Design PWM_duty_cycle, start of the top module:
module PWM_duty_cycle (
    input clk,            
    input rst,            
    input pwm_in,         
    output reg [7:0] duty_cycle   
);
For scale: about 5600 cells after synthesis, roughly 42 flip-flops, ~11 I/O pins.
make LEC_CHECK=0 CAP_MARGIN=20 CELL_PAD_IN_SITES_DETAIL_PLACEMENT=0 CELL_PAD_IN_SITES_GLOBAL_PLACEMENT=0 CORE_MARGIN=2 CORE_UTILIZATION=24 CTS_CLUSTER_SIZE=43 MIN_ROUTING_LAYER=met1 PLACE_DENSITY_LB_ADDON=0.09 SETUP_SLACK_MARGIN=0.82 SLEW_MARGIN=20 TNS_END_PERCENT=5 finish   # period 62.0 ns
run.sh (not shown) runs the stock make flow with config.mk's settings and CLKGATE_MAP_FILE=.
The first run reached the layout checks and failed them: negative setup slack.
Edit:
- CELL_PAD_IN_SITES_DETAIL_PLACEMENT: 0 -> unset
- CELL_PAD_IN_SITES_GLOBAL_PLACEMENT: 0 -> unset
- CORE_UTILIZATION: 24 -> 40
- CTS_CLUSTER_SIZE: 43 -> unset
- MIN_ROUTING_LAYER: met1 -> unset
- PLACE_DENSITY_LB_ADDON: 0.09 -> unset
- SETUP_SLACK_MARGIN: 0.82 -> unset
- TNS_END_PERCENT: 5 -> unset
- clock period: 62.0 -> 104.0 ns (I/O delays scaled with it)
After rerunning: This time the run passed the timing, DRC and antenna checks; count of clock-buffer cells in the layout grows by 1; global-route usage grows by 5.0 points; routed wire length shrinks by 24%.

* * *

Starting RTL as in the previous note.
==> flow/config.mk <==
export PLATFORM = sky130hd
export DESIGN_NAME = PWM_duty_cycle
export DESIGN_NICKNAME = PWM_duty_cycle
export VERILOG_FILES = /design/flow/design.v
export SDC_FILE = /design/flow/constraint.sdc
export NUM_CORES = 4
export LEC_CHECK = 0
export CAP_MARGIN = 20
export CELL_PAD_IN_SITES_DETAIL_PLACEMENT = 0
export CELL_PAD_IN_SITES_GLOBAL_PLACEMENT = 1
export CORE_ASPECT_RATIO = 0.66
export CORE_MARGIN = 7
export CORE_UTILIZATION = 52
export CTS_CLUSTER_SIZE = 16
export GPL_ROUTABILITY_DRIVEN = 0
export GPL_TIMING_DRIVEN = 1
export HOLD_SLACK_MARGIN = 0.2
export MAX_ROUTING_LAYER = met4
export MIN_ROUTING_LAYER = met2
export PLACE_DENSITY_LB_ADDON = 0.09
export SETUP_SLACK_MARGIN = 0.82
export SLEW_MARGIN = 20
==> flow/constraint.sdc <==
create_clock -name core_clock -period 179.0 [get_ports {clk}]
set_input_delay 35.8000 -clock core_clock [delete_from_list [all_inputs] [get_ports {clk}]]
set_output_delay 35.8000 -clock core_clock [all_outputs]
set_load 0.01 [all_outputs]
The baseline never finished: it broke off in 5_1_grt.
Next try:
Settings changed: CELL_PAD_IN_SITES_DETAIL_PLACEMENT 0 to 1, CELL_PAD_IN_SITES_GLOBAL_PLACEMENT 1 to 2, CORE_MARGIN 7 to 2, CTS_CLUSTER_SIZE 16 to 65, GPL_TIMING_DRIVEN 1 to not set, HOLD_SLACK_MARGIN 0.2 to not set, MAX_ROUTING_LAYER met4 to not set.
Result:
- Now the flow stopped in 3_1_place_gp_skip_io
- area after synthesis is unchanged
- synthesized cell count is unchanged
- die size went down by a few percent
Next try:
Settings changed: CELL_PAD_IN_SITES_DETAIL_PLACEMENT 1 to not set, CELL_PAD_IN_SITES_GLOBAL_PLACEMENT 2 to not set, CORE_ASPECT_RATIO 0.66 to not set, CORE_UTILIZATION 52 to 65, CTS_CLUSTER_SIZE 65 to not set, GPL_ROUTABILITY_DRIVEN 0 to not set, MAX_ROUTING_LAYER set to met4, MIN_ROUTING_LAYER met2 to not set, PLACE_DENSITY_LB_ADDON 0.09 to not set, SETUP_SLACK_MARGIN 0.82 to not set.
Clock period 179.0 ns to 84.0 ns, I/O delays scaled along.
After rerunning: With this change the flow produced a layout that fails on setup timing. Die size is lower by 20%. Area after synthesis does not change. Synthesized cell count does not change.
Next try:
Settings changed: CORE_UTILIZATION 65 to 71, MAX_ROUTING_LAYER met4 to not set, PLACE_DENSITY set to 0.63.
Clock period 84.0 ns to 110.0 ns, I/O delays scaled along.
=> The changed run finished with timing, DRC and antenna clean. Via count shrinks by 11%. Count of clock-buffer cells in the layout stays the same. Utilization shrinks by 8.6 points. Sequential cell count stays the same.
Next try:
Settings changed: CAP_MARGIN 20 to 0, CORE_ASPECT_RATIO set to 0.5, CORE_UTILIZATION 71 to 44, GPL_ROUTABILITY_DRIVEN set to 0, PLACE_DENSITY 0.63 to not set, PLACE_DENSITY_LB_ADDON set to 0.05, TNS_END_PERCENT set to 10.
Effect: Synthesized cell count is unchanged; design area came out higher by 2.0%; clock skew came out higher by 0.030 ns; clock-buffer cell count is unchanged.
Next try:
Settings changed: CAP_MARGIN 0 to 20, CORE_UTILIZATION 44 to 66, GPL_ROUTABILITY_DRIVEN 0 to not set, PLACE_DENSITY_LB_ADDON 0.05 to not set.
Final area drops by 1.2%.
Clock skew drops by 0.026 ns.
Global-route usage climbs by 12 points.

* * *

Starting RTL as in the previous note.
==> flow/config.mk <==
export PLATFORM = sky130hd
export DESIGN_NAME = PWM_duty_cycle
export DESIGN_NICKNAME = PWM_duty_cycle
export VERILOG_FILES = /design/flow/design.v
export SDC_FILE = /design/flow/constraint.sdc
export NUM_CORES = 4
export LEC_CHECK = 0
export ABC_AREA = 1
export CAP_MARGIN = 15
export CORE_MARGIN = 2
export CORE_UTILIZATION = 72
export CTS_CLUSTER_DIAMETER = 361
export CTS_CLUSTER_SIZE = 72
export HOLD_SLACK_MARGIN = 0.29
export PLACE_DENSITY = 0.63
export SETUP_SLACK_MARGIN = 1.32
export SLEW_MARGIN = 20
==> flow/constraint.sdc <==
create_clock -name core_clock -period 46.2 [get_ports {clk}]
set_input_delay 9.2400 -clock core_clock [delete_from_list [all_inputs] [get_ports {clk}]]
set_output_delay 9.2400 -clock core_clock [all_outputs]
set_load 0.01 [all_outputs]
The baseline stopped in 3_5_place_dp.
Change:
==> flow/config.mk (replaced) <==
export PLATFORM = sky130hd
export DESIGN_NAME = PWM_duty_cycle
export DESIGN_NICKNAME = PWM_duty_cycle
export VERILOG_FILES = /design/flow/design.v
export SDC_FILE = /design/flow/constraint.sdc
export NUM_CORES = 4
export LEC_CHECK = 0
export CAP_MARGIN = 20
export CORE_MARGIN = 2
export CORE_UTILIZATION = 40
export SLEW_MARGIN = 20
==> flow/constraint.sdc (replaced) <==
create_clock -name core_clock -period 110.0 [get_ports {clk}]
set_input_delay 22.0000 -clock core_clock [delete_from_list [all_inputs] [get_ports {clk}]]
set_output_delay 22.0000 -clock core_clock [all_outputs]
set_load 0.01 [all_outputs]
=> With this change the flow finished clean. Synthesized cell count fell by 21%. Synthesized area came out lower by about 5.4%. Die area increases by about 70%.
Change:
--- a/flow/config.mk
+++ b/flow/config.mk
@@ -7,5 +7,10 @@
 export LEC_CHECK = 0
 export CAP_MARGIN = 20
+export CELL_PAD_IN_SITES_GLOBAL_PLACEMENT = 2
+export CORE_ASPECT_RATIO = 1.19
 export CORE_MARGIN = 2
-export CORE_UTILIZATION = 40
-export SLEW_MARGIN = 20
+export CORE_UTILIZATION = 68
+export PLACE_DENSITY_LB_ADDON = 0.2
+export SETUP_SLACK_MARGIN = -2.0
+export SLEW_MARGIN = 15
+export TNS_END_PERCENT = 70
This time the run never finished: it broke off in 3_1_place_gp_skip_io, error FLW-0024.
Die area went down by well over a third.
Synthesized area is unchanged.
Synthesized cell count is unchanged.
Change:
==> flow/config.mk (replaced) <==
export PLATFORM = sky130hd
export DESIGN_NAME = PWM_duty_cycle
export DESIGN_NICKNAME = PWM_duty_cycle
export VERILOG_FILES = /design/flow/design.v
export SDC_FILE = /design/flow/constraint.sdc
export NUM_CORES = 4
export LEC_CHECK = 0
export CAP_MARGIN = 20
export CORE_ASPECT_RATIO = 0.5
export CORE_MARGIN = 2
export CORE_UTILIZATION = 32
export CTS_CLUSTER_DIAMETER = 248
export CTS_CLUSTER_SIZE = 10
export PLACE_DENSITY_LB_ADDON = 0.05
export SLEW_MARGIN = 20
export TNS_END_PERCENT = 10
What happened: The new run ran to the end with no violations; area after synthesis does not change; die area climbs by about 110%; synthesized cell count does not change.
